oak:
==> flow/design.v (excerpt) <==
module testpc(
	clock,   
	reset,   
	pc,   
	instruction,   
	mem_data,   
	mem_addr,   
	mem_wdata,   
	mwrite_enable,
	mread_enable,
	regwrite_enable,   
	write_addr,   
	reg_write_data   
	);
	input clock, reset;
	input [15:0] instruction, mem_data;
	output [15:0] pc, mem_addr, mem_wdata;
	output [15:0] reg_write_data;
	output mwrite_enable, mread_enable, regwrite_enable;
	output [2:0] write_addr;
	reg [15:0] pc, read_data1, read_data2, ext_imm_data, alu_result;
	reg [15:0] reg_write_data;
	reg [15:0] jump_addr, branch_addr;
	reg [15:0] mwrite_addr, mread_addr;
	reg [6:0] imm_data;
	reg [2:0] read_addr1, read_addr2, write_addr;
	reg [1:0] result_sel;
	reg regwrite_enable, func_sel, imm_sel, mwrite_enable;
	reg mread_enable, memtoreg_sel, jump_enable, branch_enable;
	reg [15:0] reg_table[0:7];
	reg [15:0] c, temp;
	reg c1, c2, s1;
	wire [15:0] b1;
	wire [15:0] and_result, not_result;
	assign mem_addr = alu_result;
  ...
Size: roughly 100 I/O pins, roughly 0.011 mm² of cells after synthesis.
clock: 11.0 ns
lec_check: 0
cap_margin: 20
core_margin: 2
core_utilization: 72
cts_cluster_size: 74
place_density_lb_addon: 0.28
setup_slack_margin: -0.66
slew_margin: 20
run.sh (not shown) runs the stock make flow with config.mk's settings and CLKGATE_MAP_FILE=.
In the summary table, oak is marked failed, with error GRT-0116 raised in global routing.
## Diff of input files: pine against oak
- changing CORE_UTILIZATION from 72 to 59
- changing SETUP_SLACK_MARGIN from -0.66 to 2.56
- removing CTS_CLUSTER_SIZE (formerly 74)
- removing PLACE_DENSITY_LB_ADDON (formerly 0.28)
- changing the clock period (ns, I/O delays scaled along) from 11.0 to 9.28
--- outcome ---
Re multiplexer share of the synthesized area: no difference whatsoever between pine and oak.
pine -> stages 100% | layout checks FAIL | setup timing
Initial cell density of the core: pine vs oak down 12 points
In the reports for pine and oak, the larger detailed placer's ending HPWL belongs to pine.
The die area of pine exceeds that of oak by 21%.
On post-CTS setup repair buffer count: between pine and oak, it ends up lower for oak.

========
run A:
Starting RTL as in the previous note.
make LEC_CHECK=0 CAP_MARGIN=20 CELL_PAD_IN_SITES_GLOBAL_PLACEMENT=1 CORE_ASPECT_RATIO=1.85 CORE_MARGIN=2 CORE_UTILIZATION=40 HOLD_SLACK_MARGIN=0.26 PLACE_DENSITY=0.94 SETUP_SLACK_MARGIN=2.02 SLEW_MARGIN=40 TNS_END_PERCENT=55 finish   # period 16.0 ns
The inputs of run B differ from those of run A as listed below.
Settings: clearing TNS_END_PERCENT, which used to be 55; clearing CORE_ASPECT_RATIO, which used to be 1.85; clearing SETUP_SLACK_MARGIN, which used to be 2.02; clearing HOLD_SLACK_MARGIN, which used to be 0.26; swapping 40 for 20 in SLEW_MARGIN; clearing CELL_PAD_IN_SITES_GLOBAL_PLACEMENT, which used to be 1; clearing PLACE_DENSITY, which used to be 0.94.
[summary]
- Going from run A to run B, minimum setup slack in the final design shrinks by 1.41 ns.
- Run B vs run A, total length of routed met2 wires went down by 14%.
- Max power dissipated in sequential cells across run A and run B: run A
- Cells: run B has more instances than run A
- The chip area on run A is in line with that on run B.
Inputs modified between run B and run C:
Settings: a change of CAP_MARGIN from 20 to 0; an added CTS_CLUSTER_SIZE of 98; a change of CORE_UTILIZATION from 40 to 30; an added CELL_PAD_IN_SITES_GLOBAL_PLACEMENT of 2; an added CTS_CLUSTER_DIAMETER of 396; an added CORE_ASPECT_RATIO of 0.5; an added ABC_AREA of 1; an added PLACE_DENSITY_LB_ADDON of 0.04.
==> comparison <==
Run C finished every step from synthesis to the final layout, and the layout passed the timing, DRC and antenna checks. Run B: done, clean on timing, DRC and antenna. Between run C and run B, the layout clock buffer count is lower for run C. Measured against each other, run C and run B differ in critical path's largest stage delay, the higher figure coming from run B. Final worst-path setup slack, run C and run B, lower one = run B. Run C reports a lower buffers inserted during post-CTS setup optimization than run B does. Against run B, run C comes in 1.8 um2 lower on synthesized area divided by synthesized cell count. Compared with run B, run C shows a higher synthesized cell count. Run C vs run B: combinational share of cell area down in run C. On number of library cell types mapped by synthesis: between run C and run B, it ends up higher for run B. Going from run B to run C, the proportion of power drawn by the clock network was found to have gone up by 2.9 points. | fmax | higher: run C |.
The inputs of run D differ from those of run C as listed below.
Settings: TNS_END_PERCENT newly set to 20; CTS_CLUSTER_SIZE changed from 98 to 100; CORE_ASPECT_RATIO removed (was 0.5); CTS_CLUSTER_DIAMETER changed from 396 to 252; CORE_UTILIZATION changed from 30 to 58; PLACE_DENSITY_LB_ADDON removed (was 0.04); HOLD_SLACK_MARGIN newly set to 0.3; CORE_MARGIN changed from 2 to 7; CELL_PAD_IN_SITES_GLOBAL_PLACEMENT removed (was 2).
Findings:
Both conditions hold for run D: the flow ran to the end and the final layout passed the timing, DRC and antenna checks.
Run D gives less clock skew after layout than run C did.
Route | run D vs run C | wire shorter in run D
Global-route met1 utilization for run D: 5.9 points up relative to run C
Comparing run C against run D, there is no change at all in count of clock-buffer cells in the layout.
On clock slew seen by the registers of the worst setup and hold paths, run D tracks run C almost exactly.
Diff run C -> run D: net switching power lost 7.9%; design area lost about 3%; portion of total power attributed to combinational logic lost 1.1 points; worst setup slack lost 0.14 ns.
NOTE post-detailed-placement cell area run C->run D decreased by a few percent
Of run D and run C, the run reporting the higher starting density of the core was run D.

========
Starting RTL as in the previous note.
## testpc
module testpc(
	clock,   
	reset,   
	pc,   
	instruction,   
	mem_data,   
	mem_addr,   
	mem_wdata,   
	mwrite_enable,
	mread_enable,
	regwrite_enable,   
	write_addr,   
	reg_write_data   
	);
	input clock, reset;
	input [15:0] instruction, mem_data;
	output [15:0] pc, mem_addr, mem_wdata;
	output [15:0] reg_write_data;
	output mwrite_enable, mread_enable, regwrite_enable;
	output [2:0] write_addr;
	reg [15:0] pc, read_data1, read_data2, ext_imm_data, alu_result;
	reg [15:0] reg_write_data;
	reg [15:0] jump_addr, branch_addr;
	reg [15:0] mwrite_addr, mread_addr;
	reg [6:0] imm_data;
	reg [2:0] read_addr1, read_addr2, write_addr;
	reg [1:0] result_sel;
	reg regwrite_enable, func_sel, imm_sel, mwrite_enable;
	reg mread_enable, memtoreg_sel, jump_enable, branch_enable;
	reg [15:0] reg_table[0:7];
	reg [15:0] c, temp;
	reg c1, c2, s1;
	wire [15:0] b1;
	wire [15:0] and_result, not_result;
	assign mem_addr = alu_result;
	assign mem_wdata = read_data2;
	always@(posedge clock or negedge reset)
	begin
		if(reset == 1'b0)
			pc <= 16'b0000000000000000;
		else if(branch_enable == 1'b1)
		begin
			if(alu_result == 0)
				pc <= pc + branch_addr;
			else
				pc <= pc + 16'b0000000000000001;
		end
		else if(jump_enable == 1'b1)
			pc <= 16'b0000000000000000 + jump_addr;
		else
			pc <= pc + 16'b0000000000000001;
	end
	always@(instruction)
	begin
		begin
			if(instruction[15:13] == 3'b001 && instruction[3:0] <= 4'b0010)   
			begin
				if(instruction[3:0] == 4'b0000)   
				begin
  ...
Settings: LEC_CHECK=0, ABC_AREA=1, CAP_MARGIN=20, CELL_PAD_IN_SITES_GLOBAL_PLACEMENT=2, CORE_MARGIN=2, CORE_UTILIZATION=40, CTS_CLUSTER_DIAMETER=396, CTS_CLUSTER_SIZE=98, PLACE_DENSITY_LB_ADDON=0.04, SLEW_MARGIN=20; clock period 16.0 ns.
Next try:
Settings changed: ABC_AREA 1 to unset, CAP_MARGIN 20 to 0, CELL_PAD_IN_SITES_GLOBAL_PLACEMENT 2 to unset, CORE_ASPECT_RATIO set to 0.53, CORE_UTILIZATION 40 to 26, CTS_CLUSTER_DIAMETER 396 to unset, CTS_CLUSTER_SIZE 98 to 19, GPL_TIMING_DRIVEN set to 0, PLACE_DENSITY_LB_ADDON 0.04 to unset, TNS_END_PERCENT set to 40.
=> The changed run completed without violations. Synthesized cell count decreases by 24%. Synthesized area shrinks by 3.9%. Total power increases by 17%. Sequential share of layout area goes down by 0.19 points. Combinational power grows by about 30%. Design area increases by 0.70%. Cell count goes down by about 9%. Count of clock-buffer cells in the layout rises by 2. Non-clock buffer count goes up by 38.
Next try:
Settings changed: ABC_AREA set to 1, CAP_MARGIN 0 to 30, CORE_ASPECT_RATIO 0.53 to unset, CORE_MARGIN 2 to 10, CORE_UTILIZATION 26 to 64, CTS_CLUSTER_DIAMETER set to 252, CTS_CLUSTER_SIZE 19 to 100, GPL_TIMING_DRIVEN 0 to unset, TNS_END_PERCENT 40 to 20.
What happened: The changed run finished with timing, DRC and antenna clean. Combinational power goes down by about a fifth. Final area goes down by a few percent. Count of clock-buffer cells in the layout goes down by 3. Non-clock buffer count goes down by 45. Hold slack got worse by 0.017 ns. Wire length goes down by about a fifth. Global-route usage goes up by 12 points. Utilization goes up by 44 points. Synthesized area goes up by a few percent. Via count goes up by about a fifth.
Next try:
Settings changed: CAP_MARGIN 30 to 20, CELL_PAD_IN_SITES_GLOBAL_PLACEMENT set to 0, CORE_MARGIN 10 to 2, CORE_UTILIZATION 64 to 59, CTS_CLUSTER_DIAMETER 252 to 315, CTS_CLUSTER_SIZE 100 to 98, PLACE_DENSITY_LB_ADDON set to 0.04, TNS_END_PERCENT 20 to unset.
Outcome:
- routed wire length fell by 5.7%
- utilization decreases by 5.8 points
- worst setup slack gains 0.24 ns
- final cell count grows by 1.9%
Next try:
Settings changed: CORE_MARGIN 2 to 4, CORE_UTILIZATION 59 to 40, CTS_CLUSTER_DIAMETER 315 to 396, TNS_END_PERCENT set to 40.
Outcome:
- The new run finished with timing, DRC and antenna clean
- global-route usage decreases by 11 points
- wire length increases by 12%
- cell area increases by about 1%
- maximum frequency decreases by about 1.2%

========
testpc again, from the RTL that the note above started with.
export LEC_CHECK = 0
export CAP_MARGIN = 5
export CORE_ASPECT_RATIO = 0.88
export CORE_MARGIN = 2
export CORE_UTILIZATION = 72
export CTS_CLUSTER_SIZE = 41
export MAX_ROUTING_LAYER = met4
export PLACE_DENSITY = 0.66
export SETUP_SLACK_MARGIN = -0.91
export SLEW_MARGIN = 20
create_clock -name core_clock -period 8.96 [get_ports {clock}]
The starting point ended with an error in clock tree synthesis with DPL-0033.
==> next run, changes <==
Settings changed: CAP_MARGIN 5 to 20, CORE_ASPECT_RATIO 0.88 to default, CORE_UTILIZATION 72 to 25, CTS_CLUSTER_SIZE 41 to default, MAX_ROUTING_LAYER met4 to default, PLACE_DENSITY 0.66 to default, SETUP_SLACK_MARGIN -0.91 to default.
Clock period 8.96 ns to 15.8 ns, I/O delays scaled along.
Now the flow went through all stages and came out clean.
Area after synthesis does not change.
Synthesized cell count stays the same.
Die area increases to 2.8 times its value.
==> next run, changes <==
Settings changed: CORE_UTILIZATION 25 to 72, HOLD_SLACK_MARGIN from default to -0.08, PLACE_DENSITY from default to 0.79, TNS_END_PERCENT from default to 5.
Clock period 15.8 ns to 13.7 ns, I/O delays scaled along.
This time the run finished with setup timing left.
Critical path depth went up by 1.
Clock-buffer cell count went down by 2.
Utilization went up by 60 points.
Sequential cell count does not change.
Power went up by 25%.
Synthesized area is unchanged.
==> next run, changes <==
Settings changed: CTS_CLUSTER_SIZE from default to 37, MAX_ROUTING_LAYER from default to met4.
Clock period 13.7 ns to 12.7 ns, I/O delays scaled along.
What happened: The new run completed, yet does not pass: setup timing; global-route usage goes up by 6.9 points; clock-buffer cell count stays the same; via count increases by 5.6%; hold slack is better by 0.0047 ns; setup slack degrades by 0.23 ns; area after synthesis is unchanged; design area rises by 0.36%; power went up by 11%; routed wire length goes up by 10%.
==> next run, changes <==
Settings changed: ABC_AREA from default to 1, CTS_CLUSTER_SIZE 37 to 73, MAX_ROUTING_LAYER met4 to default.
Clock period 12.7 ns to 10.5 ns, I/O delays scaled along.
After rerunning: With this change the flow ended with an error in global routing (GRT-0232); synthesized area climbs by 4.0%; die size grows by 3.9%; synthesized cell count grows by about 30%.
==> next run, changes <==
Settings changed: ABC_AREA 1 to default, CORE_UTILIZATION 72 to 40, CTS_CLUSTER_SIZE 73 to default, HOLD_SLACK_MARGIN -0.08 to default, PLACE_DENSITY 0.79 to default, TNS_END_PERCENT 5 to default.
Clock period 10.5 ns to 15.8 ns, I/O delays scaled along.
Result: This time the run completed without violations; area after synthesis decreases by a few percent; die size increases by well over a third; synthesized cell count decreases by a quarter to a third.

========
Setup of main:
testpc again, from the RTL that the note above started with.
==> flow/design.v (excerpt) <==
module testpc(
	clock,   
	reset,   
	pc,   
	instruction,   
	mem_data,   
	mem_addr,   
	mem_wdata,   
	mwrite_enable,
	mread_enable,
	regwrite_enable,   
	write_addr,   
	reg_write_data   
	);
Settings: LEC_CHECK=0, ABC_AREA=1, CAP_MARGIN=20, CORE_MARGIN=2, CORE_UTILIZATION=72, CTS_CLUSTER_SIZE=39, HOLD_SLACK_MARGIN=0.3, PLACE_DENSITY=0.7, SETUP_SLACK_MARGIN=-0.77, SLEW_MARGIN=20; clock period 10.7 ns.
Run status, main: aborted in global routing (5_1_grt), error GRT-0116
Changes in the feature branch relative to main:
Settings: removing ABC_AREA (formerly 1); removing PLACE_DENSITY (formerly 0.7); removing SETUP_SLACK_MARGIN (formerly -0.77); changing CORE_UTILIZATION from 72 to 68; removing HOLD_SLACK_MARGIN (formerly 0.3); changing the clock period (ns, I/O delays scaled along) from 10.7 to 12.2.
Findings:
- The feature branch finished all stages; layout check result: FAIL, due to setup timing.
- main | ERROR | global routing (5_1_grt)
- Standard cell core area, main and the feature branch, higher one = the feature branch.
- Area after synthesis shrinks by a few percent when moving from main to the feature branch.
- The lower post-synthesis chip area from yosys of main and the feature branch is in the feature branch.
- Against main, the feature branch comes in 1.1 um higher on horizontal die size.
- Higher post-cts resize count was reported by main, not the feature branch.
- main → the feature branch: die size now larger, post-detailed-placement cell area fell by 540 um2, count of placed standard cells including taps saw a decrease.

========
== the baseline ==
testpc again, from the RTL that the note above started with.
Settings: LEC_CHECK=0, ABC_AREA=1, CAP_MARGIN=20, CORE_MARGIN=2, CORE_UTILIZATION=72, CTS_CLUSTER_DIAMETER=247, CTS_CLUSTER_SIZE=37, PLACE_DENSITY_LB_ADDON=0.26, SETUP_SLACK_MARGIN=-0.83, SLEW_MARGIN=20; clock period 10.1 ns.
The log for the baseline ends in global routing with error GRT-0116, so the run never completed.
diff inputs: the baseline => the candidate
# the baseline
export LEC_CHECK = 0
export ABC_AREA = 1
export CAP_MARGIN = 20
export CORE_MARGIN = 2
export CORE_UTILIZATION = 72
export CTS_CLUSTER_DIAMETER = 247
export CTS_CLUSTER_SIZE = 37
export PLACE_DENSITY_LB_ADDON = 0.26
export SETUP_SLACK_MARGIN = -0.83
export SLEW_MARGIN = 20
create_clock -name core_clock -period 10.1 [get_ports {clock}]
# the candidate
export LEC_CHECK = 0
export CAP_MARGIN = 20
export CORE_MARGIN = 2
export CORE_UTILIZATION = 40
export SLEW_MARGIN = 20
create_clock -name core_clock -period 15.4 [get_ports {clock}]
Area figure in the yosys stat output for the candidate is lower than for the baseline. The candidate: done, clean on timing, DRC and antenna. For the sequential element share of the synthesized area, the candidate came in 1.3 points higher than the baseline did. Post-synthesis cell type count (lower): the baseline. [compare] base=the baseline new=the candidate: post-DP HPWL decreased by 12% relative to the old numbers; area after synthesis decreased by 3.9% relative to the old numbers; mux contribution to synthesized area increased by 10 points relative to the old numbers; starting utilization of the core area decreased by 34 points relative to the old numbers. The synthesized instance count in the baseline is 1.3 times that in the candidate. For post-synthesis area per instance, dividing the value from the candidate by the value from the baseline gives 1.3. Per the comparison of the candidate with the baseline, core footprint now larger; net count after synthesis now smaller.

========
testpc again, from the RTL that the note above started with.
Settings: LEC_CHECK=0, ABC_AREA=1, CAP_MARGIN=20, CELL_PAD_IN_SITES_GLOBAL_PLACEMENT=1, CORE_MARGIN=5, CORE_UTILIZATION=32, CTS_CLUSTER_DIAMETER=351, CTS_CLUSTER_SIZE=54, GPL_ROUTABILITY_DRIVEN=0, MAX_ROUTING_LAYER=met5, PLACE_DENSITY_LB_ADDON=0.11, SLEW_MARGIN=20; clock period 20.8 ns.
Next try:
Settings changed: CAP_MARGIN 20 to 15, CORE_ASPECT_RATIO from default to 1.2, CORE_MARGIN 5 to 8, GPL_ROUTABILITY_DRIVEN 0 to 1, HOLD_SLACK_MARGIN from default to 0.27, MAX_ROUTING_LAYER met5 to met4, SETUP_SLACK_MARGIN from default to -0.84.
- The changed run passed the timing, DRC and antenna checks
- setup slack gains 730 ps
- final cell count hardly moves
- core utilization climbs by 0.47 points
Power and IR drop assume default switching activity.
